`flow/config.mk`:
```
export PLATFORM = sky130hd
export DESIGN_NAME = bike_mul
export DESIGN_NICKNAME = bike_mul
export VERILOG_FILES = /design/flow/design.v
export SDC_FILE = /design/flow/constraint.sdc
export NUM_CORES = 4
export LEC_CHECK = 0
export CAP_MARGIN = 15
export CORE_MARGIN = 2
export CORE_UTILIZATION = 67
export MAX_ROUTING_LAYER = met5
export PLACE_DENSITY = 0.65
export SLEW_MARGIN = 20
export TNS_END_PERCENT = 95
```
`flow/constraint.sdc`:
```
create_clock -name core_clock -period 8.19 [get_ports {clk}]
set_input_delay 1.6380 -clock core_clock [delete_from_list [all_inputs] [get_ports {clk}]]
set_output_delay 1.6380 -clock core_clock [all_outputs]
set_load 0.01 [all_outputs]
```
`flow/design.v`:
```
`timescale 1ns / 1ps
module mul_ctrl
#(  parameter 					r = 10163,
	parameter					G_DAT_DEP = 159,
	parameter                   G_ADDR_W = 8,
    parameter                   G_DAT_W = 64,
    parameter                   H_ADDR_W = 7,
    parameter                   H_DAT_W = 14,
    parameter					H_DAT_DEP = 71)
(
	input						clk,
	input 						rst_b,
	input 						start,
	output reg 					done,
	output reg [G_ADDR_W-1:0]	g_addra,
	output reg 					g_wea,
	output reg [G_DAT_W-1:0]	g_douta,
	input      [G_DAT_W-1:0]	g_dina, 
	output reg [G_ADDR_W-1:0]	g_addrb,
	output reg 					g_web,
	output reg [G_DAT_W-1:0]	g_doutb,
	input      [G_DAT_W-1:0]	g_dinb,
	output reg [H_ADDR_W-1:0]	h_addra,
	output reg 					h_wea,
	output reg [H_DAT_W-1:0]	h_douta,
	input      [H_DAT_W-1:0]	h_dina, 
	output reg [G_ADDR_W-1:0]	f_addra,
	output reg 					f_wea,
	output reg [G_DAT_W-1:0]	f_douta,
	input      [G_DAT_W-1:0]	f_dina
    );
wire [H_DAT_W-1:0] h_dina_inv;
wire [5:0] offset, offset2;
wire [G_DAT_W-7:0] base;
reg [3:0] cnt;
reg h_flag;
reg [5:0] offset_reg,offset_reg2;
reg [2*G_DAT_W-1:0] rotate;
reg g_rd_done;
reg ld_done;
reg rot_done;
reg [1:0] f_wr_done;
parameter 		INIT = 3'd0,  
				READ_H = 3'd1,  
				READ_G = 3'd2,  
				LOAD = 3'd3,  
				ROTATE = 3'd4,
				ADD = 3'd5,
				WRITE_F = 3'd6;
reg    [2:0]   state, next_state;
always @ (posedge clk)
	  if (!rst_b)            
			state <= INIT;        
	  else                  
			state <= next_state; 
always @(*) begin
    case (state)
        INIT: 
            if (start)
                next_state = READ_H;
            else
                next_state = INIT;  
        READ_H:
        	if (cnt == 2)
                next_state = READ_G;  
            else 
            	next_state = READ_H;          
        READ_G:
        	if (g_rd_done)
        		next_state = LOAD;
        	else 
        		next_state = READ_G;	
        LOAD:	
        	if (ld_done)
        		next_state = ROTATE;
        	else 
        		next_state = LOAD;
        ROTATE:
        	if (rot_done)
        		next_state = ADD;
        	else 
        		next_state = ROTATE;
        ADD:
        	next_state = WRITE_F;
        WRITE_F:
        	if (done)
        		next_state = INIT;
        	else if (h_flag)
        		next_state = READ_H;	
        	else 
        		next_state = ROTATE;
        default:
            next_state = INIT;        
    endcase
end
always @(posedge clk) begin
	case (state)
		INIT: begin
			done <= 0;
			g_rd_done <= 0;
			ld_done <= 0;
			rot_done <= 0;
			f_wr_done <= 0;
			h_flag <= 0;
			cnt <= 0;
			offset_reg <= 0;
			offset_reg2 <= 0;
			rotate <= {2*G_DAT_W{1'b0}};
			g_addra <= 0;
			g_wea <= 0;
			g_douta <= {G_DAT_W{1'b0}};
			g_addrb <= 0;
			g_web <= 0;
			g_doutb <= {G_DAT_W{1'b0}};	
			h_addra <= 0;
			h_wea <= 0;
			h_douta <= {H_DAT_W{1'b0}};
			f_addra <= 0;
			f_wea <= 0;
			f_douta <= {G_DAT_W{1'b0}};
		end
		READ_H: begin
			done <= 0;
			g_rd_done <= 0;
			ld_done <= 0;
			rot_done <= 0;
			f_wr_done <= 0;
			h_flag <= 0;
			if (cnt != 2)
				cnt <= cnt + 1;
			else 
				cnt <= 0;	
			offset_reg <= offset_reg;
			offset_reg2 <= offset_reg2;
			rotate <= {2*G_DAT_W{1'b0}};
			g_addra <= 0;
			g_wea <= 0;
			g_douta <= {G_DAT_W{1'b0}};
			g_addrb <= 0;
			g_web <= 0;
			g_doutb <= {G_DAT_W{1'b0}};	
			h_addra <= h_addra;
			h_wea <= 0;
			h_douta <= {H_DAT_W{1'b0}};
			f_addra <= 0;
			f_wea <= 0;
			f_douta <= {G_DAT_W{1'b0}};			
		end
		READ_G: begin
			done <= 0;
			rot_done <= 0;
			f_wr_done <= 0;
			h_flag <= 0;
			if (!g_rd_done)
				cnt <= cnt + 1'd1;
			else 
				cnt <= 0;	
			offset_reg <= offset;
			offset_reg2 <= offset;
			rotate <= {2*G_DAT_W{1'b0}};
			if (base == G_DAT_DEP - 2 && cnt == 0 && offset_reg > 50) begin  
				g_addra <= base;
				g_addrb <= base + 1'd1;
				g_rd_done <= 0;
				ld_done <= 0;
			end
			else if (base == G_DAT_DEP - 2 && cnt == 1 && offset_reg > 50) begin  
				g_addra <= base + 1'd1;
				g_addrb <= 0;
				g_rd_done <= 1;
				ld_done <= 0;
			end
			else  if (cnt == 0) begin
				g_addra <= base;
				g_addrb <= base == G_DAT_DEP - 1 ? 0 : base + 1'd1;
				g_rd_done <= 0;
				ld_done <= 0;
			end
			else begin
				g_addra <= base;
				g_addrb <= base == G_DAT_DEP - 1 ? 0 : base + 1'd1;
				g_rd_done <= 1;
				ld_done <= 0;
			end
			g_wea <= 0;
			g_douta <= {G_DAT_W{1'b0}};
			g_web <= 0;
			g_doutb <= {G_DAT_W{1'b0}};	
			h_addra <= h_addra;
			h_wea <= 0;
			h_douta <= {H_DAT_W{1'b0}};
			f_addra <= 0;
			f_wea <= 0;
			f_douta <= {G_DAT_W{1'b0}};			
		end
		LOAD: begin
			done <= 0;
			g_rd_done <= 0;
			rot_done <= 0;
			f_wr_done <= 0;
			h_flag <= 0;
			if (ld_done)
				offset_reg <= g_addra == 0 ? offset2 : offset;
			else 
				offset_reg <= offset_reg;	
			offset_reg2 <= offset_reg2;
			if (ld_done)
				cnt <= 0;
			else 
				cnt <= cnt + 1'b1;	
			if (base == G_DAT_DEP - 2 && cnt == 0 && offset_reg > 50) begin
				rotate <= {g_dina,g_dinb[G_DAT_W-1:G_DAT_W-51],13'd0};
				ld_done <= 1;
			end
			else if (base == G_DAT_DEP - 2 && cnt == 1 && offset_reg > 50) begin
				rotate <= {rotate[2*G_DAT_W-1:2*G_DAT_W-115],g_dinb[G_DAT_W-1:G_DAT_W-13]};
				ld_done <= 0;	
			end	
			else if (base == G_DAT_DEP - 1) begin
				rotate <= {g_dina[G_DAT_W-1:G_DAT_W-51],g_dinb,13'b0};
				ld_done <= 1;
			end
			else begin
				rotate <= {g_dina,g_dinb};
				ld_done <= 1;
			end
			if (cnt == 0) begin
				h_addra <= h_addra;	
				g_addra <= g_addra != G_DAT_DEP - 1 ? g_addra + 1'd1 : 0;
				g_addrb <= g_addrb != G_DAT_DEP - 1 ? g_addrb + 1'd1 : 0;
			end
			else begin
				h_addra <= h_addra;
				g_addra <= g_addra;
				g_addrb <= g_addrb;
			end
			g_wea <= 0;
			g_douta <= {G_DAT_W{1'b0}};
			g_web <= 0;
			g_doutb <= {G_DAT_W{1'b0}};	
			h_wea <= 0;
			h_douta <= {H_DAT_W{1'b0}};
			f_addra <= 0;
			f_wea <= 0;
			f_douta <= {G_DAT_W{1'b0}};
		end
		ROTATE: begin
			done <= 0;
			g_rd_done <= 0;
			ld_done <= 0;
			f_wr_done <= 0;
			h_flag <= h_flag;
			if (cnt == 5)
				cnt <= 0;
			else	
				cnt <= cnt + 1;
			if (cnt == 4)
				rot_done <= 1;
			else 
				rot_done <= 0;	
			if (cnt == 0 && offset_reg2[0])
				rotate <= {rotate[2*G_DAT_W-2:0],1'b0};
			else if (cnt == 1 && offset_reg2[1])
				rotate <= {rotate[2*G_DAT_W-3:0],2'b0};
			else if (cnt == 2 && offset_reg2[2])
				rotate <= {rotate[2*G_DAT_W-5:0],4'b0};
			else if (cnt == 3 && offset_reg2[3])
				rotate <= {rotate[2*G_DAT_W-9:0],8'b0};
			else if (cnt == 4 && offset_reg2[4])
				rotate <= {rotate[2*G_DAT_W-17:0],16'b0};
			else if (cnt == 5 && offset_reg2[5])
				rotate <= {rotate[2*G_DAT_W-33:0],32'b0};
			else 
				rotate <= rotate;	
			g_wea <= 0;
			g_douta <= {G_DAT_W{1'b0}};			
			g_web <= 0;
			g_doutb <= {G_DAT_W{1'b0}};	
			if (cnt == 2 && h_flag) begin  
				h_addra <= h_addra;
				g_addra <= base;
				g_addrb <= base + 1'd1 == G_DAT_DEP ? 0 : base + 1'd1;
				offset_reg <= offset; 
				offset_reg2 <= offset_reg2;
			end
			else if (cnt == 3 && base == G_DAT_DEP - 2 && offset_reg > 50 && h_flag) begin  
				h_addra <= h_addra;
				g_addra <= base + 1'b1;
				g_addrb <= 0;
				offset_reg <= offset_reg;
				offset_reg2 <= offset_reg2;
			end
			else if (cnt == 3 && g_addra == G_DAT_DEP - 2 && offset_reg > 50) begin  
				h_addra <= h_addra;
				g_addra <= G_DAT_DEP - 1;
				g_addrb <= 0;
				offset_reg <= offset_reg;
				offset_reg2 <= offset_reg2;
			end
			else begin
				h_addra <= h_addra;
				g_addra <= g_addra;
				g_addrb <= g_addrb;
				offset_reg <= offset_reg;
				offset_reg2 <= offset_reg2;
			end
			h_wea <= 0;
			h_douta <= {H_DAT_W{1'b0}};
			f_addra <= f_addra;
			f_wea <= 0;
			f_douta <= {G_DAT_W{1'b0}};	
		end
		ADD: begin
			if (h_addra == H_DAT_DEP-1'b1 && f_addra == G_DAT_DEP-1'b1) 
				done <= 1;
			else
				done <= 0;	
			g_rd_done <= 0;
			ld_done <= 0;
			rot_done <= 0;
			f_wr_done <= 0;	
			offset_reg <= offset_reg;
			offset_reg2 <= offset_reg2;
			cnt <= 0;
			if (g_addra == G_DAT_DEP-1 && offset_reg > 50)  
				rotate <= {g_dina,g_dinb[G_DAT_W-1:G_DAT_W-51],13'd0};
			else if (g_addra == G_DAT_DEP-1 && (offset_reg < 50 || offset_reg == 50))
				rotate <= {g_dina[G_DAT_W-1:G_DAT_W-51],g_dinb,13'd0};
			else 	
				rotate <= {g_dina,g_dinb};	
			g_addra <= g_addra;
			g_wea <= 0;
			g_douta <= {G_DAT_W{1'b0}};
			g_addrb <= g_addrb;
			g_web <= 0;
			g_doutb <= {G_DAT_W{1'b0}};	
			h_wea <= 0;
			h_douta <= {H_DAT_W{1'b0}};
			if (f_addra == G_DAT_DEP-1) begin
				h_addra <= h_addra + 1;
				h_flag <= 1;  
			end				
			else begin
				h_addra <= h_addra;	
				h_flag <= 0;
			end
			f_addra <= f_addra;
			f_wea <= 1;
			f_douta <= f_addra != G_DAT_DEP-1 ? f_dina ^ rotate[2*G_DAT_W-1:2*G_DAT_W-G_DAT_W] : {f_dina[G_DAT_W-1:G_DAT_W-51] ^ rotate[2*G_DAT_W-1:2*G_DAT_W-51],13'b0};
		end
		WRITE_F: begin	
			done <= 0;	
			g_rd_done <= 0;
			ld_done <= 0;
			rot_done <= 0;
			f_wr_done <= 0;
			if (g_addra == G_DAT_DEP-1) begin
				offset_reg <= offset2;	
				offset_reg2 <= offset_reg;			
			end
			else begin
				offset_reg <= offset_reg;
				offset_reg2 <= offset_reg;
			end	
			cnt <= 0;			
			if (g_addra == G_DAT_DEP-1 && offset_reg > 50) 
				rotate <= {rotate[2*G_DAT_W-1:2*G_DAT_W-115],g_dinb[G_DAT_W-1:G_DAT_W-13]};
			else 
				rotate <= rotate;	
			g_addra <= g_addra != G_DAT_DEP - 1 ? g_addra + 1'd1 : 0;
			g_wea <= 0;
			g_douta <= {G_DAT_W{1'b0}};
			g_addrb <= g_addrb != G_DAT_DEP - 1 ? g_addrb + 1'd1 : 0;
			g_web <= 0;
			g_doutb <= {G_DAT_W{1'b0}};	
			h_wea <= 0;
			h_addra <= h_addra;	
			h_douta <= {H_DAT_W{1'b0}};
			h_flag <= h_flag;
			if (f_addra != G_DAT_DEP-1)
				f_addra <= f_addra + 1'b1;
			else 
				f_addra <= 0;	
			f_wea <= 0;
			f_douta <= {G_DAT_W{1'b0}};	
		end
	endcase
end
assign h_dina_inv = h_dina == 0 ? 0 : r - h_dina;
assign base = h_dina_inv[H_DAT_W-1:6];
assign offset = h_dina_inv[5:0];
assign offset2 = offset > 50 ? offset-51 : offset+13; 
endmodule
`timescale 1ns / 1ps
module bike_mul
#(  parameter               G_ADDR_W = 8,
    parameter               G_DAT_W = 64,
    parameter               H_ADDR_W = 7,
    parameter               H_DAT_W = 14
    )
(
    input                   clk,
    input                   rst_b,
    input                   start,
    output reg              done,
    output reg [G_ADDR_W-1:0] g_addra,
    input      [G_DAT_W-1:0]  g_douta,
    output reg [G_ADDR_W-1:0] g_addrb,
    input      [G_DAT_W-1:0]  g_doutb,
    output reg [H_ADDR_W-1:0] h_addra,
    input      [H_DAT_W-1:0]  h_douta,
    output reg                f_wea,
    output reg [G_ADDR_W-1:0] f_addra,
    output reg [G_DAT_W-1:0]  f_dina,
    input      [G_DAT_W-1:0]  f_douta
    );
wire                    mul_done;
wire                    mul_g_wea, mul_g_web;
wire [G_ADDR_W-1:0]     mul_g_addra, mul_g_addrb;
wire [G_DAT_W-1:0]      mul_g_douta, mul_g_doutb;
wire                    mul_h_wea;
wire [H_ADDR_W-1:0]     mul_h_addra;
wire [H_DAT_W-1:0]      mul_h_douta;
wire                    mul_f_wea;
wire [G_ADDR_W-1:0]     mul_f_addra;
wire [G_DAT_W-1:0]      mul_f_douta;
mul_ctrl mul0_ctrl (
    .clk                    (clk),
    .rst_b                  (rst_b),
    .start                  (start),
    .done                   (mul_done),
    .g_addra                (mul_g_addra),
    .g_wea                  (mul_g_wea),
    .g_douta                (mul_g_douta),
    .g_dina                 (g_douta),
    .g_addrb                (mul_g_addrb),
    .g_web                  (mul_g_web),
    .g_doutb                (mul_g_doutb),
    .g_dinb                 (g_doutb),
    .h_addra                (mul_h_addra),
    .h_wea                  (mul_h_wea),
    .h_douta                (mul_h_douta),
    .h_dina                 (h_douta),
    .f_addra                (mul_f_addra),
    .f_wea                  (mul_f_wea),
    .f_douta                (mul_f_douta),
    .f_dina                 (f_douta)
    );
always @(posedge clk) begin
    if (!rst_b) begin
        done    <= 1'b0;
        g_addra <= 0;
        g_addrb <= 0;
        h_addra <= 0;
        f_wea   <= 1'b0;
        f_addra <= 0;
        f_dina  <= 0;
    end
    else begin
        done    <= mul_done;
        g_addra <= mul_g_addra;
        g_addrb <= mul_g_addrb;
        h_addra <= mul_h_addra;
        f_wea   <= mul_f_wea;
        f_addra <= mul_f_addra;
        f_dina  <= mul_f_douta;
    end
end
endmodule
```
`flow/run.sh`:
```
#!/bin/bash
# the make line also repeats each setting of config.mk as NAME=value (left out here)
make -C /OpenROAD-flow-scripts/flow DESIGN_CONFIG=/design/flow/config.mk WORK_HOME=/design/flow/orfs CLKGATE_MAP_FILE= finish
```
==> flow_summary_export.csv, run 1 <==
group,metric,value,unit
setup_path,cp_num_cells,12,
synthesis,synth.comb.largest_family,"AND-OR/OR-AND gates",
route,num_vias,22171,
route,dr.pass1.iters,12,
global_routing,grt_overflow,0,
synthesis,ys_area,21600,um^2
floorplan,fp-utilization,0.683,
synthesis,topCellsByArea,"edfxtp_1, dfxtp_1, nand2_1, nand3_1, a21oi_1",
sta,worst_clock_skew,0.0263,ns
placement,dp_hpwl,49.1,mm
synthesis,netlist_area,21600,um^2
synthesis,synth.avg_cell_area,8.76,um^2
synthesis,yosys.area_share.adder,0.0122,
global_routing,antenna_found_initial,1,
clocking,post_cts_resize_count,0,
pwr,power.share.clock,0.354,
route,wl_per_cell,26.1,um
pwr,power_leader,"sequential cells",
cells_and_area,ff_latch_area,9440,um^2
clocking,cts_hold_buf,0,
min_path,holdPathStages,1,
clocking,cts_setup_buffers,0,
synthesis,synth_sequential_area_ratio,0.437,
cells_and_area,combGateArea,11200,um^2
route,antenna_left,0,
route,drtIter0Drc,5077,
route,drc_errors,0,
sta,maxSlewHeadroom,0.206,
cells_and_area,areaGrowthSynthToFinish,19.2,%
synthesis,top_cell_area_share,0.340,
flow_run,log.warning_count,50,
setup_path,cp_max_fo,81,
synthesis,synthDistinctLibCells,72,
synthesis,top_cell,"nand2_1",
setup_path,r2r-end,"mul0_ctrl.rotate[73]$_DFFE_PP_",
pwr,p_sw,1490,uW
synthesis,ff_type,"edfxtp_1",
sta,hold_violations,0,
synthesis,ys_warn_count,2,
cells_and_area,final_nets,2817,
route,wl,78.6,mm
placement,io_buffer_count,305,
placement,place_congestion,0.985,
sta,finalSetupViolCount,0,
synthesis,yosys_cells,2468,
synthesis,compound_area_frac,0.218,
pwr,pg_clk,1760,uW
route,viasPerCell,7.35,
setup_path,crit_type,"input pin to register",
pwr,peakVddDrop,129,uV
floorplan,dieWidth,184,um
pwr,seq-power,2300,uW
pwr,p_int,3490,uW
sta,min_period,5.97,ns
synthesis,edf_count,245,
synthesis,fp_nets,2698,
clocking,cts.reportedPaths.clkPinSlew,0.07,ns
sta,fin_crit_sh,0.729,
clocking,root_buffer,"clkbuf_16",
setup_path,startpoint,"h_douta[2]",
floorplan,rows,65,
setup_path,crit_path_end_kind,"register",
pwr,powerComb,920,uW
floorplan,core_area,31600,um^2
setup_path,crit_buf_inv,4,
cells_and_area,instances_no_fill,3018,
min_path,hp-class,"register to register",
pwr,p_comb_frac,0.185,
setup_path,rr_startpoint,"mul0_ctrl.cnt[0]$_DFFE_PP_",
synthesis,ys_sh_mux,0.0385,
global_routing,grt_first_pass_wirelength,119,mm
setup_path,required,8.39,ns
placement,dp.cells,2947,
min_path,min_to,"f_dina[56]$_SDFF_PN0_",
synthesis,yosysTopAreaCell,"edfxtp_1",
synthesis,xor_area_frac,0.0413,
setup_path,critPathArrivalTime,6.18,ns
global_routing,grt_max_degree,114,
cells_and_area,fillCellCount,1866,
floorplan,die_height,184,um
placement,pre_cts_ws,1.62,ns
setup_path,critPathMaxStageDelay,0.93,ns
flow_run,drv_cap,0,
clocking,cts_tree,"yes",
setup_path,endpoint,"mul0_ctrl.rotate[73]$_DFFE_PP_",
sta,rsz0062_at_grt,"false",
outcome,outcome,"complete, no violations",
synthesis,ys_sh_simple,0.202,
synthesis,postSynthCellCount,2468,
clocking,cts_made_buffers,38,
setup_path,crit_family,"simple AND/OR/NAND/NOR gates",
global_routing,grt_usage,0.452,
sta,tns,0,ns
setup_path,reg2regPathDepth,8,
sta,fmax,167,MHz
clocking,clock-sinks,349,
setup_path,path_cells,"clkdlybuf4s50_1 -> inv_1 -> ha_1 -> nor4b_1 -> nand4_1 -> o21a_1 -> inv_1 -> ha_1 -> nand4_1 -> nor3_2 -> a31oi_4 -> buf_12",
pwr,switching_share,0.299,
pwr,pwr-share-seq,0.462,
floorplan,die_area,33700,um^2
sta,fin_ws,2.22,ns
sta,tightestPinTransition,1.18,ns
setup_path,rrSetupSlack,3.62,ns
synthesis,netlist_top_cells_count,"nand2_1, edfxtp_1, clkbuf_1, nand3_1, a21oi_1",
clocking,cts_buffer_depth,3,
synthesis,asyncSetResetFlopFracSynth,0,
pwr,cellPowerDensity,193,nW/um^2
sta,drv_slew,0,
setup_path,worst_path_max_delay_cell,"nor3_2",
global_routing,first_global_vias,20842,
clocking,clkLatencyLatePin,0.55,ns
min_path,min-delay-start,"mul0_ctrl.f_douta[56]$_SDFFCE_PN0P_",
setup_path,start_kind,"input pin",
floorplan,pin_count,306,
pwr,p_leak,0.00965,uW
clocking,h-tree-depth,2,
synthesis,synth_flops,349,
==> routing by layer <==
layer	GRT usage	wire (um)	vias up
li1	-	-	9374
met1	0.565	26000	10010
met2	0.706	34800	2271
met3	0.131	12300	516
met4	0.255	5560	0
met5	0	0	-
==> stage by stage <==
| step | power, uW | instance area (um^2) | util | hold slack (ns) |
|---|---|---|---|---|
| global placement | 3140 | 24400 | 0.772 | 0.428 |
| global route | 5090 | 25800 | 0.814 | 0.464 |
| CTS | 4900 | 25700 | 0.813 | 0.444 |
| floorplan | 2750 | 21600 | - | 0.426 |
| finish | 4980 | 25800 | 0.814 | 0.451 |
| detailed placement | 3170 | 24400 | 0.772 | 0.435 |
==> layout make-up <==
class | instances | area share
clock inverter | 14 | 0.00384
timing repair buffer | 329 | 0.127
clock buffer | 54 | 0.0457
sequential | 349 | 0.366
multi-input combinational | 1844 | 0.434
inverter | 25 | 0.00364
tap | 402 | 0.0195
antenna | 1 | 0.0000971
==> inputs of run 2 (changes only) <==
ABC_AREA = 1   (was unset)
CAP_MARGIN = 20   (was 15)
CELL_PAD_IN_SITES_GLOBAL_PLACEMENT = 2   (was unset)
CORE_UTILIZATION = 40   (was 67)
CTS_CLUSTER_SIZE = 95   (was unset)
PLACE_DENSITY = 0.58   (was 0.65)
SETUP_SLACK_MARGIN = 2.04   (was unset)
TNS_END_PERCENT = unset   (was 95)
clock period = 11.4 ns   (was 8.19 ns; I/O delays follow)
==> run 2 against run 1 <==
Effect of this change: still clean; worst setup slack better by 3.2 ns; core utilization shrank 33 points; combinational power decreased by 24%; largest cell class unchanged; global-route usage decreased by 16 points; highest routed layer unchanged; power is 27% lower.
==> flow_summary_export.csv, run 2 <==
group,metric,value,unit
synthesis,postSynthCellCount,3073,
sta,holdWs,0.426,ns
synthesis,ff_type,"edfxtp_1",
floorplan,fp-utilization,0.404,
sta,min_period,6.01,ns
setup_path,crit_path_end_kind,"register",
sta,rsz0062_at_grt,"false",
sta,finalSetupViolCount,0,
min_path,min_to,"f_dina[58]$_SDFF_PN0_",
floorplan,die_area,58900,um^2
clocking,clkLatencyLatePin,0.59,ns
synthesis,edf_count,245,
pwr,p_leak,0.0111,uW
synthesis,yosys.area_share.adder,0.0115,
route,dr.pass1.iters,6,
cells_and_area,fillCellCount,5639,
synthesis,yosysTopAreaCell,"edfxtp_1",
pwr,power,3640,uW
setup_path,endpoint,"mul0_ctrl.rotate[73]$_DFFE_PP_",
sta,maxSlewHeadroom,0.217,
clocking,root_buffer,"clkbuf_16",
global_routing,grt_usage,0.295,
pwr,switching_share,0.302,
clocking,h-tree-depth,2,
floorplan,core_area,56400,um^2
route,antennaDiodeCount,0,
clocking,cts_buffer_depth,3,
synthesis,top_cell_area_share,0.323,
clocking,cts_made_buffers,41,
global_routing,grt_overflow,0,
min_path,holdPathStages,2,
synthesis,xor_area_frac,0.0284,
pwr,power.share.clock,0.361,
synthesis,netlist_top_cells_count,"nand2_1, inv_1, o21ai_0, edfxtp_1, nor2_1",
placement,io_buffer_count,305,
floorplan,rows,87,
pwr,pwr-share-seq,0.447,
global_routing,first_global_vias,21092,
clocking,cts_tree,"yes",
synthesis,synth.avg_cell_area,7.42,um^2
setup_path,rr_startpoint,"mul0_ctrl.cnt[2]$_DFFE_PP_",
pwr,power_leader,"sequential cells",
floorplan,dieWidth,243,um
setup_path,worst_path_max_delay_cell,"buf_4",
setup_path,rrSetupSlack,6.23,ns
flow_run,log.warning_count,52,
placement,dp_hpwl,64.1,mm
global_routing,antenna_found_initial,0,
synthesis,top_cell,"nand2_1",
synthesis,topCellsByArea,"edfxtp_1, nand2_1, dfxtp_1, o21ai_0, inv_1",
route,wl_per_cell,22.4,um
synthesis,synth.comb.largest_family,"AND-OR/OR-AND gates",
sta,fin_ws,5.39,ns
synthesis,yosys_cells,3073,
sta,fin_crit_sh,0.527,
route,antenna_left,0,
route,drtIter0Drc,2241,
pwr,cellPowerDensity,132,nW/um^2
synthesis,synth_flops,349,
min_path,hp-class,"register to register",
sta,fmax,166,MHz
synthesis,ys_area,22800,um^2
clocking,cts_hold_buf,0,
setup_path,r2r-end,"mul0_ctrl.rotate[73]$_DFFE_PP_",
synthesis,compound_area_frac,0.250,
route,wl,89.9,mm
synthesis,synthDistinctLibCells,53,
sta,worst_clock_skew,0.0303,ns
sta,tns,0,ns
sta,drv_slew,0,
min_path,min-delay-start,"mul0_ctrl.f_douta[58]$_SDFFCE_PN0P_",
route,viasPerCell,5.63,
cells_and_area,areaGrowthSynthToFinish,20.7,%
clocking,cts.reportedPaths.clkPinSlew,0.06,ns
clocking,clock-sinks,349,
clocking,post_cts_resize_count,0,
sta,tightestPinTransition,1.18,ns
pwr,pg_clk,1310,uW
flow_run,drv_cap,0,
placement,pre_cts_ws,4.84,ns
setup_path,crit_type,"input pin to register",
placement,place_congestion,0.956,
setup_path,crit_buf_inv,5,
setup_path,crit_top_cell,"nand2_1",
pwr,p_comb_frac,0.192,
synthesis,ys_sh_simple,0.192,
pwr,seq-power,1630,uW
setup_path,cp_max_fo,67,
pwr,p_int,2540,uW
route,drc_errors,0,
setup_path,reg2regPathDepth,11,
pwr,powerComb,700,uW
cells_and_area,final_nets,3462,
synthesis,synth_sequential_area_ratio,0.414,
synthesis,ys_sh_mux,0,
setup_path,startpoint,"h_douta[2]",
clocking,cts_setup_buffers,0,
setup_path,crit_family,"buffers and inverters",
route,num_vias,22632,
synthesis,ys_warn_count,2,
setup_path,cp_num_cells,16,
setup_path,start_kind,"input pin",
pwr,peakVddDrop,101,uV
pwr,p_sw,1100,uW
global_routing,grt_first_pass_wirelength,134,mm
outcome,outcome,"complete, no violations",
setup_path,critPathArrivalTime,6.20,ns
global_routing,grt_max_degree,123,
synthesis,asyncSetResetFlopFracSynth,0,
floorplan,pin_count,306,
setup_path,path_cells,"clkdlybuf4s50_1 -> inv_1 -> ha_1 -> nand2_1 -> nor2_1 -> nand3_4 -> nand3_1 -> ha_1 -> inv_1 -> nor2_4 -> nand2_1 -> nor3_1 -> nand2_1 -> o2111ai_1 -> inv_4 -> buf_4",
setup_path,critPathMaxStageDelay,0.93,ns
synthesis,fp_nets,3303,
sta,hold_violations,0,
setup_path,required,11.59,ns
floorplan,die_height,243,um
synthesis,netlist_area,22800,um^2
[run 2: per-stage QoR]
stage	cells	utilization	instance area, um^2
floorplan	3073	-	22800
global placement	3944	0.464	26200
detailed placement	3944	0.464	26200
CTS	4017	0.487	27500
global route	4018	0.488	27500
finish	4018	0.488	27500
[run 2: per-layer routing]
layer / track usage / vias up / wire length [um]
met2: 0.448 / 965 / 39200
li1: - / 10753 / -
met1: 0.428 / 10789 / 40400
met5: 0 / - / 0
met3: 0.0501 / 125 / 7320
met4: 0.0927 / 0 / 2900
[run 2: layout make-up]
cell class / instances / area [um^2] / area share
multi-input cells: 2114 / 11100 / 0.402
flip-flops and latches: 349 / 9440 / 0.343
repair buffers: 328 / 3240 / 0.118
well taps: 756 / 946 / 0.0344
clock inverters: 10 / 131 / 0.00477
inverters: 398 / 1500 / 0.0545
clock buffers: 63 / 1200 / 0.0436
==> inputs of run 3 (changes only) <==
ABC_AREA = unset   (was 1)
CELL_PAD_IN_SITES_GLOBAL_PLACEMENT = unset   (was 2)
CTS_CLUSTER_DIAMETER = 208   (was unset)
CTS_CLUSTER_SIZE = unset   (was 95)
MAX_ROUTING_LAYER = unset   (was met5)
PLACE_DENSITY = unset   (was 0.58)
SETUP_SLACK_MARGIN = unset   (was 2.04)
clock period = 7.8 ns   (was 11.4 ns; I/O delays follow)
==> run 3 against run 2 <==
Effect of this change: via count decreased by 7.7%; register-to-register slack got worse by 3.5 ns; combinational power increased by 34%.
==> flow_summary_export.csv, run 3 <==
group,metric,value,unit
setup_path,crit_family,"AND-OR/OR-AND gates",
route,drtIter0Drc,3139,
setup_path,crit_buf_inv,4,
placement,io_buffer_count,305,
synthesis,ys_warn_count,2,
floorplan,fp-utilization,0.403,
clocking,cts_buffer_depth,3,
synthesis,yosys.area_share.adder,0.0122,
synthesis,netlist_top_cells_count,"nand2_1, edfxtp_1, clkbuf_1, nand3_1, a21oi_1",
route,viasPerCell,6.28,
synthesis,ys_sh_mux,0.0385,
synthesis,synthDistinctLibCells,72,
synthesis,synth.comb.largest_family,"AND-OR/OR-AND gates",
synthesis,edf_count,245,
global_routing,first_global_vias,19578,
pwr,switching_share,0.290,
flow_run,log.warning_count,45,
floorplan,pin_count,306,
pwr,power_leader,"sequential cells",
route,num_vias,20894,
min_path,hp-class,"register to register",
cells_and_area,areaGrowthSynthToFinish,21.7,%
setup_path,rrSetupSlack,2.71,ns
pwr,peakVddDrop,146,uV
cells_and_area,fin_util,0.491,
sta,min_period,6.13,ns
clocking,cts_hold_buf,0,
synthesis,xor_area_frac,0.0413,
pwr,p_comb_frac,0.174,
setup_path,start_kind,"input pin",
global_routing,grt_usage,0.282,
placement,pre_cts_ws,1.22,ns
route,wl,81.4,mm
clocking,cts.reportedPaths.clkPinSlew,0.06,ns
synthesis,ys_area,21600,um^2
global_routing,grt_max_degree,105,
global_routing,antenna_found_initial,3,
synthesis,ff_type,"edfxtp_1",
synthesis,topCellsByArea,"edfxtp_1, dfxtp_1, nand2_1, nand3_1, a21oi_1",
cells_and_area,combGateArea,11200,um^2
clocking,cts_setup_buffers,0,
pwr,pg_clk,2060,uW
setup_path,crit_path_end_kind,"register",
sta,fin_ws,1.67,ns
setup_path,crit_type,"input pin to register",
min_path,min_to,"f_dina[43]$_SDFF_PN0_",
pwr,p_int,3840,uW
setup_path,r2r-end,"mul0_ctrl.rotate[22]$_DFFE_PP_",
synthesis,fp_nets,2698,
placement,place_congestion,0.921,
sta,rsz0062_at_grt,"false",
route,dr.pass1.iters,10,
flow_run,drv_cap,0,
synthesis,top_cell,"nand2_1",
clocking,clkLatencyLatePin,0.58,ns
cells_and_area,fillCellCount,5140,
outcome,outcome,"complete, no violations",
sta,tightestPinTransition,1.17,ns
global_routing,grt_overflow,0,
setup_path,cp_max_fo,35,
pwr,pwr-share-seq,0.445,
synthesis,synth_flops,349,
placement,dp_hpwl,55.1,mm
sta,drv_slew,0,
floorplan,die_area,55900,um^2
setup_path,rr_startpoint,"mul0_ctrl.cnt[0]$_DFFE_PP_",
synthesis,compound_area_frac,0.218,
setup_path,worst_path_max_delay_cell,"a211o_1",
synthesis,postSynthCellCount,2468,
setup_path,path_cells,"clkdlybuf4s50_1 -> inv_1 -> ha_1 -> nor4b_1 -> nand4_1 -> o21a_1 -> inv_1 -> ha_1 -> nand4_1 -> a211o_1 -> o21a_2 -> buf_4 -> a222oi_1 -> nand3_1",
synthesis,synth_sequential_area_ratio,0.437,
synthesis,asyncSetResetFlopFracSynth,0,
floorplan,die_height,236,um
sta,tns,0,ns
pwr,power.share.clock,0.381,
synthesis,yosys_cells,2468,
route,wl_per_cell,24.5,um
sta,worst_clock_skew,0.0238,ns
synthesis,synth.avg_cell_area,8.76,um^2
synthesis,top_cell_area_share,0.340,
setup_path,reg2regPathDepth,9,
pwr,power,5400,uW
pwr,p_leak,0.00973,uW
pwr,cellPowerDensity,205,nW/um^2
route,drc_errors,0,
sta,hold_violations,0,
sta,finalSetupViolCount,0,
clocking,clock-sinks,349,
clocking,root_buffer,"clkbuf_16",
min_path,min-delay-start,"mul0_ctrl.f_douta[43]$_SDFFCE_PN0P_",
sta,fmax,163,MHz
global_routing,grt_busiest_layer,"met2",
pwr,p_sw,1570,uW
global_routing,use_met3,0.0504,
setup_path,endpoint,"mul0_ctrl.rotate[33]$_DFFE_PP_",
clocking,post_cts_resize_count,0,
pwr,seq-power,2400,uW
floorplan,dieWidth,236,um
clocking,cts_tree,"yes",
sta,fin_crit_sh,0.785,
global_routing,grt_use_met2,0.422,
floorplan,core_area,53600,um^2
synthesis,yosysTopAreaCell,"edfxtp_1",
min_path,holdPathStages,1,
clocking,cts_made_buffers,41,
cells_and_area,ff_latch_area,9440,um^2
setup_path,cp_num_cells,14,
global_routing,use_met1,0.398,
cells_and_area,final_nets,2824,
route,antenna_left,0,
setup_path,critPathMaxStageDelay,0.60,ns
floorplan,rows,85,
synthesis,ys_sh_simple,0.202,
global_routing,grt_first_pass_wirelength,123,mm
synthesis,netlist_area,21600,um^2
setup_path,required,8.11,ns
setup_path,startpoint,"h_douta[2]",
sta,maxSlewHeadroom,0.216,
pwr,powerComb,938,uW
setup_path,critPathArrivalTime,6.43,ns
clocking,h-tree-depth,2,
[run 3: cell type report]
class / instances / area share
antenna: 5 / 0.000476
sequential: 349 / 0.359
clock inverter: 18 / 0.00956
tap: 696 / 0.0331
inverter: 25 / 0.00357
timing repair buffer: 333 / 0.124
multi-input combinational: 1844 / 0.425
clock buffer: 58 / 0.0453
[run 3: stage by stage]
step	instances	hold slack, ns	instance area [um^2]
2_1_floorplan	2468	0.426	21600
3_3_place_gp	3246	0.429	24800
3_5_place_dp	3247	0.434	24800
4_1_cts	3323	0.445	26300
5_1_grt	3325	0.457	26300
6_report	3328	0.445	26300
[run 3: layer usage]
layer / routed length (um) / part of all wire
met2: 35300 / 0.43
met5: 12 / 0.00015
met3: 8730 / 0.11
met1: 33900 / 0.42
met4: 3420 / 0.042
==> inputs of run 4 (changes only) <==
ABC_AREA = 0   (was unset)
CAP_MARGIN = 10   (was 20)
CELL_PAD_IN_SITES_GLOBAL_PLACEMENT = 0   (was unset)
CORE_ASPECT_RATIO = 0.67   (was unset)
CORE_MARGIN = 8   (was 2)
CORE_UTILIZATION = 25   (was 40)
CTS_CLUSTER_DIAMETER = unset   (was 208)
GPL_ROUTABILITY_DRIVEN = 1   (was unset)
MAX_ROUTING_LAYER = met5   (was unset)
MIN_ROUTING_LAYER = met1   (was unset)
PLACE_DENSITY_LB_ADDON = 0.22   (was unset)
SLEW_MARGIN = 25   (was 20)
TNS_END_PERCENT = 20   (was unset)
clock period = 4.75 ns   (was 7.8 ns; I/O delays follow)
==> run 4 against run 3 <==
Effect of this change: first-iteration DRC count down 11%; non-clock buffer count up 17; combinational power up about 70%; still clean on timing, DRC and antenna; global-route usage down 9.6 points; synthesized area unchanged; hold slack better by 0.0039 ns; critical path depth down 1; clock skew down 0.0022 ns; register-to-register slack worse by 1.7 ns; clock power up 67%; critical endpoint is now mul0_ctrl.rotate[39]$_DFFE_PP_; flip-flop count unchanged.
==> flow_summary_export.csv, run 4 <==
group,metric,value,unit
global_routing,grt_usage,0.186,
pwr,p_int,6250,uW
placement,io_buffer_count,305,
setup_path,critPathMaxStageDelay,0.59,ns
setup_path,start_kind,"input pin",
cells_and_area,fillCellCount,8944,
synthesis,postSynthCellCount,2468,
clocking,cts_tree,"yes",
sta,tightestPinTransition,0.941,ns
pwr,cellPowerDensity,333,nW/um^2
route,wl,94.7,mm
setup_path,crit_path_end_kind,"register",
pwr,seq-power,3990,uW
synthesis,top_cell_area_share,0.340,
setup_path,endpoint,"mul0_ctrl.rotate[39]$_DFFE_PP_",
route,drc_errors,0,
pwr,p_sw,2760,uW
setup_path,critPathArrivalTime,4.34,ns
pwr,switching_share,0.307,
synthesis,netlist_area,21600,um^2
setup_path,rr_startpoint,"mul0_ctrl.cnt[2]$_DFFE_PP_",
cells_and_area,areaGrowthSynthToFinish,25.3,%
pwr,powerComb,1590,uW
clocking,clock-sinks,349,
sta,hold_violations,0,
synthesis,synth_sequential_area_ratio,0.437,
global_routing,grt_overflow,0,
sta,finalSetupViolCount,0,
min_path,hp-class,"register to register",
flow_run,drv_cap,0,
sta,fin_crit_sh,0.846,
setup_path,rrSetupSlack,1.02,ns
setup_path,crit_type,"input pin to register",
clocking,cts_hold_buf,0,
floorplan,die_height,257,um
floorplan,rows,88,
flow_run,log.warning_count,46,
synthesis,netlist_top_cells_count,"nand2_1, edfxtp_1, clkbuf_1, nand3_1, a21oi_1",
pwr,peakVddDrop,209,uV
synthesis,edf_count,245,
pwr,power_leader,"sequential cells",
clocking,cts_setup_buffers,0,
sta,fmax,249,MHz
global_routing,grt_first_pass_wirelength,139,mm
pwr,p_leak,0.00986,uW
pwr,power,9010,uW
synthesis,synthDistinctLibCells,72,
cells_and_area,fin_util,0.315,
floorplan,core_area,85900,um^2
placement,dp_hpwl,67.3,mm
setup_path,startpoint,"h_douta[2]",
pwr,pg_clk,3440,uW
sta,min_period,4.02,ns
pwr,p_comb_frac,0.176,
route,num_vias,21056,
synthesis,ys_sh_mux,0.0385,
floorplan,die_area,96300,um^2
cells_and_area,ff_latch_area,9440,um^2
pwr,power.share.clock,0.382,
global_routing,first_global_vias,20210,
synthesis,xor_area_frac,0.0413,
clocking,h-tree-depth,2,
setup_path,worst_path_max_delay_cell,"clkdlybuf4s50_1",
clocking,post_cts_resize_count,0,
floorplan,dieWidth,375,um
placement,place_congestion,0.872,
setup_path,reg2regPathDepth,8,
outcome,outcome,"complete, no violations",
setup_path,crit_buf_inv,4,
global_routing,antenna_found_initial,6,
setup_path,crit_family,"buffers and inverters",
global_routing,grt_max_degree,194,
synthesis,top_cell,"nand2_1",
sta,tns,0,ns
synthesis,synth_flops,349,
synthesis,fp_nets,2698,
synthesis,ys_warn_count,2,
setup_path,cp_num_cells,13,
setup_path,cp_max_fo,64,
sta,maxSlewHeadroom,0.372,
synthesis,topCellsByArea,"edfxtp_1, dfxtp_1, nand2_1, nand3_1, a21oi_1",
synthesis,yosysTopAreaCell,"edfxtp_1",
synthesis,ff_type,"edfxtp_1",
min_path,min_to,"f_dina[13]$_SDFF_PN0_",
sta,worst_clock_skew,0.0216,ns
synthesis,yosys.area_share.adder,0.0122,
synthesis,compound_area_frac,0.218,
min_path,holdPathStages,1,
synthesis,synth.comb.largest_family,"AND-OR/OR-AND gates",
synthesis,ys_area,21600,um^2
synthesis,yosys_cells,2468,
route,drtIter0Drc,2802,
route,antenna_left,0,
route,dr.pass1.iters,8,
route,viasPerCell,5.58,
clocking,cts_buffer_depth,3,
sta,holdWs,0.449,ns
floorplan,fp-utilization,0.252,
route,wl_per_cell,25.1,um
min_path,min-delay-start,"mul0_ctrl.f_douta[13]$_SDFFCE_PN0P_",
clocking,cts.reportedPaths.clkPinSlew,0.07,ns
clocking,cts_made_buffers,43,
cells_and_area,combGateArea,11200,um^2
setup_path,required,5.07,ns
clocking,clkLatencyLatePin,0.59,ns
sta,fin_ws,0.731,ns
setup_path,path_cells,"clkdlybuf4s50_1 -> inv_4 -> ha_4 -> and3b_1 -> xnor2_2 -> inv_2 -> ha_2 -> nand4_1 -> a211o_1 -> o21a_2 -> buf_12 -> a222oi_1 -> nand3_1",
synthesis,synth.avg_cell_area,8.76,um^2
placement,pre_cts_ws,0.178,ns
setup_path,r2r-end,"mul0_ctrl.rotate[68]$_DFFE_PP_",
synthesis,ys_sh_simple,0.202,
pwr,pwr-share-seq,0.442,
sta,drv_slew,0,
sta,rsz0062_at_grt,"false",
clocking,root_buffer,"clkbuf_16",
floorplan,pin_count,306,
cells_and_area,final_nets,2843,
synthesis,asyncSetResetFlopFracSynth,0,
==> run 4: per-layer routing <==
metal  wire length [um]  global-route usage  share of wire
met1              43900               0.282           0.46
met2              38500               0.258           0.41
met3              10600              0.0517           0.11
met4               1690              0.0394          0.018
met5                 12                   0        0.00013
==> run 4: stage by stage <==
step,area [um^2],std cells
6_report,27100,3773
3_3_place_gp,25600,3692
5_1_grt,27100,3772
3_5_place_dp,25600,3693
4_1_cts,27100,3772
2_1_floorplan,21700,2468
==> run 4: final cells by class <==
cell class                 count  share of cell area
tap                         1125              0.0520
sequential                   349               0.349
inverter                      25             0.00356
clock inverter                19             0.00587
clock buffer                  60              0.0479
timing repair buffer         350               0.127
antenna                        1           0.0000924
multi-input combinational   1844               0.415
==> inputs of run 5 (changes only) <==
CAP_MARGIN = 20   (was 10)
CELL_PAD_IN_SITES_GLOBAL_PLACEMENT = unset   (was 0)
CORE_ASPECT_RATIO = 0.86   (was 0.67)
CORE_UTILIZATION = 32   (was 25)
GPL_ROUTABILITY_DRIVEN = unset   (was 1)
MAX_ROUTING_LAYER = met4   (was met5)
MIN_ROUTING_LAYER = unset   (was met1)
PLACE_DENSITY_LB_ADDON = unset   (was 0.22)
SLEW_MARGIN = 30   (was 25)
TNS_END_PERCENT = 80   (was 20)
clock period = 4.35 ns   (was 4.75 ns; I/O delays follow)
==> run 5 against run 4 <==
Effect of this change: routed wire length shrank 6.7%; sequential power up 8.5%; non-clock buffer count rose by 24; final cell count down 5.4%; via count up 1.0%; sequential share of layout area is 0.17 points higher; critical path type unchanged; highest routed layer is now met4.
==> flow_summary_export.csv, run 5 <==
group,metric,value,unit
setup_path,critPathMaxStageDelay,0.44,ns
min_path,hp-class,"register to register",
floorplan,rows,88,
synthesis,synthDistinctLibCells,72,
synthesis,synth.avg_cell_area,8.76,um^2
pwr,switching_share,0.301,
clocking,post_cts_resize_count,0,
setup_path,endpoint,"mul0_ctrl.rotate[71]$_DFFE_PP_",
sta,tns,0,ns
flow_run,log.warning_count,46,
sta,worst_clock_skew,0.0274,ns
route,num_vias,21267,
min_path,min-delay-start,"mul0_ctrl.f_douta[13]$_SDFFCE_PN0P_",
floorplan,fp-utilization,0.323,
sta,fin_ws,0.356,ns
setup_path,cp_num_cells,14,
floorplan,core_area,66900,um^2
setup_path,start_kind,"input pin",
sta,drv_slew,0,
setup_path,rr_startpoint,"mul0_ctrl.cnt[0]$_DFFE_PP_",
synthesis,yosys.area_share.adder,0.0122,
clocking,cts_hold_buf,0,
placement,dp_hpwl,61.7,mm
sta,fin_crit_sh,0.918,
setup_path,required,4.66,ns
cells_and_area,areaGrowthSynthToFinish,24.7,%
clocking,h-tree-depth,2,
min_path,holdPathStages,1,
global_routing,first_global_vias,20237,
pwr,power.share.clock,0.366,
global_routing,grt_overflow,0,
pwr,peakVddDrop,244,uV
pwr,pwr-share-seq,0.451,
sta,min_period,3.99,ns
setup_path,crit_buf_inv,4,
placement,place_congestion,0.907,
setup_path,crit_family,"AND-OR/OR-AND gates",
sta,holdWs,0.445,ns
synthesis,topCellsByArea,"edfxtp_1, dfxtp_1, nand2_1, nand3_1, a21oi_1",
flow_run,drv_cap,0,
route,wl,88.3,mm
setup_path,reg2regPathDepth,8,
floorplan,dieWidth,296,um
pwr,seq-power,4330,uW
pwr,pg_clk,3510,uW
placement,dp.cells,3492,
global_routing,grt_usage,0.226,
synthesis,asyncSetResetFlopFracSynth,0,
sta,hold_violations,0,
pwr,power,9590,uW
setup_path,r2r-end,"mul0_ctrl.rotate[126]$_DFFE_PP_",
pwr,p_sw,2890,uW
setup_path,crit_path_end_kind,"register",
global_routing,grt_max_degree,167,
clocking,root_buffer,"clkbuf_16",
sta,fmax,250,MHz
route,antenna_left,0,
clocking,cts_made_buffers,41,
global_routing,grt_first_pass_wirelength,131,mm
synthesis,edf_count,245,
synthesis,synth.comb.largest_family,"AND-OR/OR-AND gates",
cells_and_area,combGateArea,11200,um^2
route,viasPerCell,5.96,
synthesis,compound_area_frac,0.218,
synthesis,netlist_top_cells_count,"nand2_1, edfxtp_1, clkbuf_1, nand3_1, a21oi_1",
setup_path,cp_max_fo,64,
setup_path,critPathArrivalTime,4.30,ns
synthesis,postSynthCellCount,2468,
pwr,power_leader,"sequential cells",
global_routing,antenna_found_initial,2,
synthesis,ff_type,"edfxtp_1",
synthesis,synth_sequential_area_ratio,0.437,
sta,tightestPinTransition,1.02,ns
setup_path,rrSetupSlack,0.45,ns
pwr,p_int,6700,uW
pwr,powerComb,1760,uW
route,wl_per_cell,24.7,um
min_path,min_to,"f_dina[13]$_SDFF_PN0_",
floorplan,die_area,76100,um^2
synthesis,ys_sh_mux,0.0385,
route,drtIter0Drc,3263,
cells_and_area,final_nets,2865,
pwr,cellPowerDensity,356,nW/um^2
cells_and_area,fillCellCount,6688,
synthesis,top_cell_area_share,0.340,
synthesis,netlist_area,21600,um^2
sta,finalSetupViolCount,0,
floorplan,pin_count,306,
synthesis,synth_flops,349,
setup_path,crit_type,"input pin to register",
cells_and_area,ff_latch_area,9440,um^2
placement,io_buffer_count,305,
cells_and_area,instances_no_fill,3570,
route,dr.pass1.iters,10,
pwr,p_leak,0.00996,uW
synthesis,ys_area,21600,um^2
synthesis,yosysTopAreaCell,"edfxtp_1",
clocking,cts_buffer_depth,3,
synthesis,ys_sh_simple,0.202,
clocking,cts_setup_buffers,0,
setup_path,path_cells,"clkdlybuf4s50_1 -> inv_1 -> ha_1 -> nor4b_1 -> nand4_1 -> o21a_1 -> inv_1 -> ha_2 -> nand4_1 -> a211o_1 -> o21a_2 -> buf_12 -> a222oi_1 -> nand3_1",
outcome,outcome,"complete, no violations",
setup_path,startpoint,"h_douta[0]",
synthesis,top_cell,"nand2_1",
route,drc_errors,0,
synthesis,yosys_cells,2468,
placement,pre_cts_ws,-0.0611,ns
clocking,clkLatencyLatePin,0.58,ns
floorplan,die_height,257,um
synthesis,ys_warn_count,2,
sta,maxSlewHeadroom,0.322,
clocking,cts.reportedPaths.clkPinSlew,0.07,ns
clocking,cts_tree,"yes",
sta,rsz0062_at_grt,"false",
setup_path,worst_path_max_delay_cell,"nor4b_1",
pwr,p_comb_frac,0.183,
synthesis,xor_area_frac,0.0413,
clocking,clock-sinks,349,
synthesis,fp_nets,2698,
[run 5: per-stage QoR]
step / instance area [um^2] / utilization
6_report: 26900 / 0.403
5_1_grt: 26900 / 0.403
4_1_cts: 26900 / 0.402
3_5_place_dp: 25600 / 0.382
3_3_place_gp: 25600 / 0.382
2_1_floorplan: 21700 / -
[run 5: cell type report]
class	count	area share
Clock buffer	56	0.0432
Multi-Input combinational cell	1844	0.416
Sequential cell	349	0.350
Tap cell	900	0.0418
Clock inverter	20	0.00710
Antenna cell	2	0.000186
Inverter	25	0.00357
Timing Repair Buffer	374	0.138
[run 5: layer usage]
metal | GRT usage | vias to the layer above | part of all wire
li1 | - | 9484 | -
met2 | 0.322 | 1408 | 0.43
met5 | - | - | 0
met4 | 0.0653 | 0 | 0.031
met3 | 0.0516 | 168 | 0.11
met1 | 0.316 | 10207 | 0.43
==> inputs of run 6 (changes only) <==
ABC_AREA = unset   (was 0)
CORE_ASPECT_RATIO = unset   (was 0.86)
CORE_MARGIN = 2   (was 8)
CORE_UTILIZATION = 65   (was 32)
MAX_ROUTING_LAYER = unset   (was met4)
SETUP_SLACK_MARGIN = 0.16   (was unset)
SLEW_MARGIN = 20   (was 30)
TNS_END_PERCENT = unset   (was 80)
clock period = 3.55 ns   (was 4.35 ns; I/O delays follow)
==> run 6 against run 5 <==
Effect of this change: core utilization up 43 points; flip-flop count did not move; count of clock-buffer cells in the layout down 5; non-clock buffer count grew 56; critical path depth down 4; first-iteration DRC count rose by 60%; synthesized area did not move; clock power increased by about 20%; design area increased by 0.31%; final cell count is 11% lower; worst setup slack worse by 0.077 ns; power increased by 23%; critical endpoint is now mul0_ctrl.rotate[49]$_DFFE_PP_; largest cell class unchanged.
==> flow_summary_export.csv, run 6 <==
group,metric,value,unit
synthesis,compound_area_frac,0.218,
route,num_vias,22611,
synthesis,ys_sh_simple,0.202,
synthesis,synth_sequential_area_ratio,0.437,
placement,io_buffer_count,305,
min_path,holdPathStages,1,
synthesis,ys_area,21600,um^2
pwr,p_int,8230,uW
setup_path,crit_path_end_kind,"register",
setup_path,rr_startpoint,"mul0_ctrl.cnt[0]$_DFFE_PP_",
floorplan,die_area,34700,um^2
global_routing,grt_max_degree,119,
synthesis,synth.avg_cell_area,8.76,um^2
sta,rsz0062_at_grt,"true",
setup_path,rrSetupSlack,0.33,ns
floorplan,dieWidth,186,um
sta,fmax,306,MHz
global_routing,first_global_vias,21469,
cells_and_area,final_cell_area,27000,um^2
sta,drv_slew,0,
setup_path,start_kind,"input pin",
pwr,p_leak,0.0104,uW
synthesis,ys_sh_mux,0.0385,
pwr,p_comb_frac,0.191,
floorplan,die_height,186,um
pwr,pwr-share-seq,0.450,
setup_path,required,3.83,ns
sta,worst_clock_skew,0.0307,ns
floorplan,rows,66,
pwr,pg_clk,4220,uW
synthesis,ff_type,"edfxtp_1",
clocking,h-tree-depth,2,
setup_path,crit_buf_inv,3,
synthesis,asyncSetResetFlopFracSynth,0,
setup_path,cp_max_fo,8,
sta,fin_crit_sh,0.921,
setup_path,endpoint,"mul0_ctrl.rotate[49]$_DFFE_PP_",
pwr,cellPowerDensity,436,nW/um^2
route,dr.pass1.iters,14,
synthesis,top_cell_area_share,0.340,
clocking,cts_buffer_depth,3,
pwr,power.share.clock,0.358,
synthesis,yosysTopAreaCell,"edfxtp_1",
route,drtIter0Drc,5227,
pwr,peakVddDrop,375,uV
global_routing,antenna_found_initial,5,
global_routing,grt_usage,0.447,
synthesis,topCellsByArea,"edfxtp_1, dfxtp_1, nand2_1, nand3_1, a21oi_1",
setup_path,critPathMaxStageDelay,0.56,ns
outcome,outcome,"complete, no violations",
sta,tightestPinTransition,0.915,ns
synthesis,edf_count,245,
setup_path,startpoint,"h_douta[10]",
route,wl,81.1,mm
min_path,min_to,"f_dina[9]$_SDFF_PN0_",
clocking,cts_made_buffers,38,
placement,dp_hpwl,51.7,mm
sta,finalSetupViolCount,0,
setup_path,crit_type,"input pin to register",
global_routing,grt_first_pass_wirelength,124,mm
pwr,p_sw,3550,uW
flow_run,log.warning_count,50,
flow_run,drv_cap,0,
cells_and_area,areaGrowthSynthToFinish,25.1,%
synthesis,yosys_cells,2468,
pwr,power_leader,"sequential cells",
setup_path,worst_path_max_delay_cell,"clkdlybuf4s50_1",
clocking,root_buffer,"clkbuf_16",
synthesis,synthDistinctLibCells,72,
floorplan,pin_count,306,
synthesis,fp_nets,2698,
cells_and_area,fin_util,0.829,
sta,maxSlewHeadroom,0.390,
synthesis,netlist_area,21600,um^2
sta,min_period,3.27,ns
synthesis,yosys.area_share.adder,0.0122,
clocking,clock-sinks,349,
route,antenna_left,0,
synthesis,synth.comb.largest_family,"AND-OR/OR-AND gates",
floorplan,core_area,32600,um^2
floorplan,fp-utilization,0.662,
setup_path,crit_family,"AND-OR/OR-AND gates",
synthesis,xor_area_frac,0.0413,
placement,place_congestion,0.983,
synthesis,postSynthCellCount,2468,
sta,hold_violations,0,
global_routing,grt_overflow,0,
synthesis,synth_flops,349,
route,viasPerCell,7.15,
route,drc_errors,0,
clocking,cts.reportedPaths.clkPinSlew,0.07,ns
setup_path,reg2regPathDepth,9,
pwr,switching_share,0.301,
min_path,min-delay-start,"mul0_ctrl.f_douta[9]$_SDFFCE_PP0P_",
cells_and_area,fillCellCount,1861,
placement,place_area,25500,um^2
synthesis,ys_warn_count,2,
synthesis,netlist_top_cells_count,"nand2_1, edfxtp_1, clkbuf_1, nand3_1, a21oi_1",
clocking,cts_tree,"yes",
synthesis,top_cell,"nand2_1",
setup_path,r2r-end,"mul0_ctrl.rotate[15]$_DFFE_PP_",
setup_path,path_cells,"clkdlybuf4s50_1 -> buf_4 -> and4_1 -> o211ai_1 -> a211o_4 -> a211o_1 -> o21a_4 -> buf_12 -> a222oi_1 -> nand3_1",
pwr,powerComb,2250,uW
clocking,clkLatencyLatePin,0.57,ns
route,wl_per_cell,25.6,um
min_path,hp-class,"register to register",
pwr,seq-power,5300,uW
cells_and_area,final_nets,2918,
setup_path,critPathArrivalTime,3.55,ns
setup_path,cp_num_cells,10,
==> run 6: cell type report <==
type                            count  area (um^2)  area share
Sequential cell                   349         9440       0.349
Antenna cell                        4         10.0    0.000370
Timing Repair Buffer              430         4280       0.158
Inverter                           25         96.3     0.00356
Multi-Input combinational cell   1844        11300       0.419
Tap cell                          442          553      0.0205
Clock inverter                     19          230     0.00852
Clock buffer                       51         1100      0.0408
==> run 6: timing repair <==
item	CTS	global route
hold buffers	0	0
setup buffers	1	3
endpoints found under the setup margin	55	78
pin swaps	1	8
gates resized	7	19
gates cloned	1	2
==> run 6: layer usage <==
layer  vias up  track usage  wire length (um)  part of all wire
met1     10263        0.562             27000              0.33
met4         0        0.238              5510             0.068
li1       9580            -                 -                 -
met2      2276        0.715             36400              0.45
met3       492        0.108             12200              0.15
met5         -            0                 0                 0
==> run 6: per-stage QoR <==
step | power [uW] | TNS (ns) | setup WS (ns) | hold slack, ns | cells
global route | 12100 | 0 | 0.149 | 0.469 | 3164
global placement | 7360 | -37.84 | -0.320 | 0.428 | 3083
detailed placement | 7440 | -75.58 | -0.523 | 0.434 | 3083
CTS | 11600 | 0 | 0.148 | 0.440 | 3155
finish | 11800 | 0 | 0.279 | 0.446 | 3164
floorplan | 6340 | -146.70 | -1.22 | 0.426 | 2468
==> inputs of run 7 (changes only) <==
CORE_UTILIZATION = 54   (was 65)
PLACE_DENSITY = 0.6   (was unset)
SETUP_SLACK_MARGIN = unset   (was 0.16)
clock period = 6.37 ns   (was 3.55 ns; I/O delays follow)
==> run 7 against run 6 <==
Effect of this change: count of clock-buffer cells in the layout unchanged; final cell count fell by 0.28%; clock skew is 0.0052 ns lower; power is 46% lower; synthesized area stayed put.
==> flow_summary_export.csv, run 7 <==
group,metric,value,unit
floorplan,pin_count,306,
setup_path,crit_path_end_kind,"register",
pwr,switching_share,0.296,
pwr,p_sw,1880,uW
synthesis,yosys.area_share.adder,0.0122,
synthesis,compound_area_frac,0.218,
floorplan,rows,73,
synthesis,postSynthCellCount,2468,
sta,drv_slew,0,
min_path,hp-class,"register to register",
global_routing,grt_first_pass_wirelength,116,mm
clocking,root_buffer,"clkbuf_16",
cells_and_area,final_nets,2830,
setup_path,crit_buf_inv,4,
floorplan,core_area,39600,um^2
setup_path,cp_num_cells,14,
clocking,post_cts_resize_count,0,
route,viasPerCell,6.62,
pwr,p_leak,0.00973,uW
route,antennaDiodeCount,0,
global_routing,first_global_vias,19297,
setup_path,critPathMaxStageDelay,0.58,ns
synthesis,top_cell_area_share,0.340,
cells_and_area,fillCellCount,3351,
global_routing,use_met3,0.0792,
sta,fin_crit_sh,0.849,
sta,tns,0,ns
pwr,p_int,4480,uW
global_routing,use_met1,0.494,
placement,dp_hpwl,51.1,mm
floorplan,die_height,204,um
route,drc_errors,0,
clocking,cts.reportedPaths.clkPinSlew,0.06,ns
synthesis,synth.avg_cell_area,8.76,um^2
setup_path,required,6.68,ns
clocking,cts_made_buffers,39,
global_routing,grt_max_degree,107,
synthesis,netlist_top_cells_count,"nand2_1, edfxtp_1, clkbuf_1, nand3_1, a21oi_1",
global_routing,grt_use_met2,0.532,
route,antenna_left,0,
setup_path,cp_max_fo,18,
sta,min_period,5.41,ns
setup_path,rrSetupSlack,2.29,ns
clocking,h-tree-depth,2,
route,dr.pass1.iters,10,
synthesis,synth_sequential_area_ratio,0.437,
flow_run,drv_cap,0,
floorplan,dieWidth,204,um
synthesis,synth.comb.largest_family,"AND-OR/OR-AND gates",
setup_path,reg2regPathDepth,9,
route,wl_per_cell,24.1,um
cells_and_area,areaGrowthSynthToFinish,20.5,%
route,wl,76.0,mm
min_path,min_to,"f_dina[1]$_SDFF_PN0_",
synthesis,xor_area_frac,0.0413,
synthesis,ys_warn_count,2,
pwr,p_comb_frac,0.180,
route,drtIter0Drc,3391,
pwr,peakVddDrop,162,uV
placement,io_buffer_count,305,
pwr,power_leader,"sequential cells",
global_routing,grt_busiest_layer,"met2",
global_routing,antenna_found_initial,2,
min_path,holdPathStages,1,
sta,finalSetupViolCount,0,
clocking,cts_tree,"yes",
pwr,pwr-share-seq,0.462,
pwr,powerComb,1150,uW
synthesis,yosysTopAreaCell,"edfxtp_1",
synthesis,fp_nets,2698,
pwr,cellPowerDensity,244,nW/um^2
setup_path,crit_family,"AND-OR/OR-AND gates",
synthesis,top_cell,"nand2_1",
synthesis,yosys_cells,2468,
floorplan,die_area,41600,um^2
clocking,clkLatencyLatePin,0.58,ns
synthesis,edf_count,245,
setup_path,crit_type,"input pin to register",
synthesis,topCellsByArea,"edfxtp_1, dfxtp_1, nand2_1, nand3_1, a21oi_1",
route,num_vias,20883,
synthesis,ff_type,"edfxtp_1",
setup_path,path_cells,"clkdlybuf4s50_1 -> inv_1 -> ha_1 -> nor4b_1 -> nand4_1 -> o21a_1 -> inv_1 -> ha_1 -> nand4_1 -> a211o_1 -> o21a_2 -> buf_4 -> a222oi_1 -> nand3_1",
sta,rsz0062_at_grt,"false",
pwr,pg_clk,2270,uW
sta,fmax,185,MHz
floorplan,fp-utilization,0.545,
outcome,outcome,"complete, no violations",
global_routing,grt_overflow,0,
synthesis,ys_sh_simple,0.202,
pwr,seq-power,2940,uW
synthesis,synth_flops,349,
setup_path,endpoint,"mul0_ctrl.rotate[40]$_DFFE_PP_",
synthesis,ys_sh_mux,0.0385,
setup_path,critPathArrivalTime,5.71,ns
pwr,power.share.clock,0.358,
setup_path,r2r-end,"mul0_ctrl.rotate[105]$_DFFE_PP_",
placement,place_area,24700,um^2
sta,worst_clock_skew,0.0254,ns
clocking,clock-sinks,349,
cells_and_area,final_cell_area,26000,um^2
setup_path,start_kind,"input pin",
clocking,cts_hold_buf,0,
sta,hold_violations,0,
placement,place_congestion,0.917,
setup_path,startpoint,"h_douta[2]",
global_routing,grt_usage,0.356,
synthesis,synthDistinctLibCells,72,
synthesis,ys_area,21600,um^2
clocking,cts_setup_buffers,0,
sta,tightestPinTransition,1.17,ns
synthesis,asyncSetResetFlopFracSynth,0,
sta,maxSlewHeadroom,0.223,
synthesis,netlist_area,21600,um^2
setup_path,rr_startpoint,"mul0_ctrl.cnt[0]$_DFFE_PP_",
setup_path,worst_path_max_delay_cell,"a211o_1",
flow_run,log.warning_count,47,
clocking,cts_buffer_depth,3,
min_path,min-delay-start,"mul0_ctrl.f_douta[1]$_SDFFCE_PP0P_",
run 7: metal layers:
metal  vias up  share of wire
li1       9392              -
met1      9788           0.40
met2      1460           0.44
met3       239           0.12
met4         4          0.048
met5         -        0.00030
run 7: cell type report:
type / instances / area [um^2] / area share
multi-input cells: 1844 / 11200 / 0.429
flip-flops and latches: 349 / 9440 / 0.363
repair buffers: 341 / 3390 / 0.130
clock buffers: 51 / 1080 / 0.0416
well taps: 525 / 657 / 0.0252
clock inverters: 20 / 198 / 0.00759
inverters: 25 / 93.8 / 0.00360
run 7: stage by stage:
step / power, uW / utilization / hold WS, ns / setup slack [ns] / std cells
floorplan: 3530 / - / 0.426 / 0.813 / 2468
global placement: 4080 / 0.623 / 0.428 / 0.786 / 3080
detailed placement: 4090 / 0.623 / 0.432 / 0.496 / 3080
CTS: 6340 / 0.655 / 0.437 / 1.08 / 3151
global route: 6580 / 0.657 / 0.456 / 0.541 / 3155
finish: 6360 / 0.657 / 0.439 / 0.962 / 3155
Power figures rest on the tool's default switching activity, not on a simulated workload.
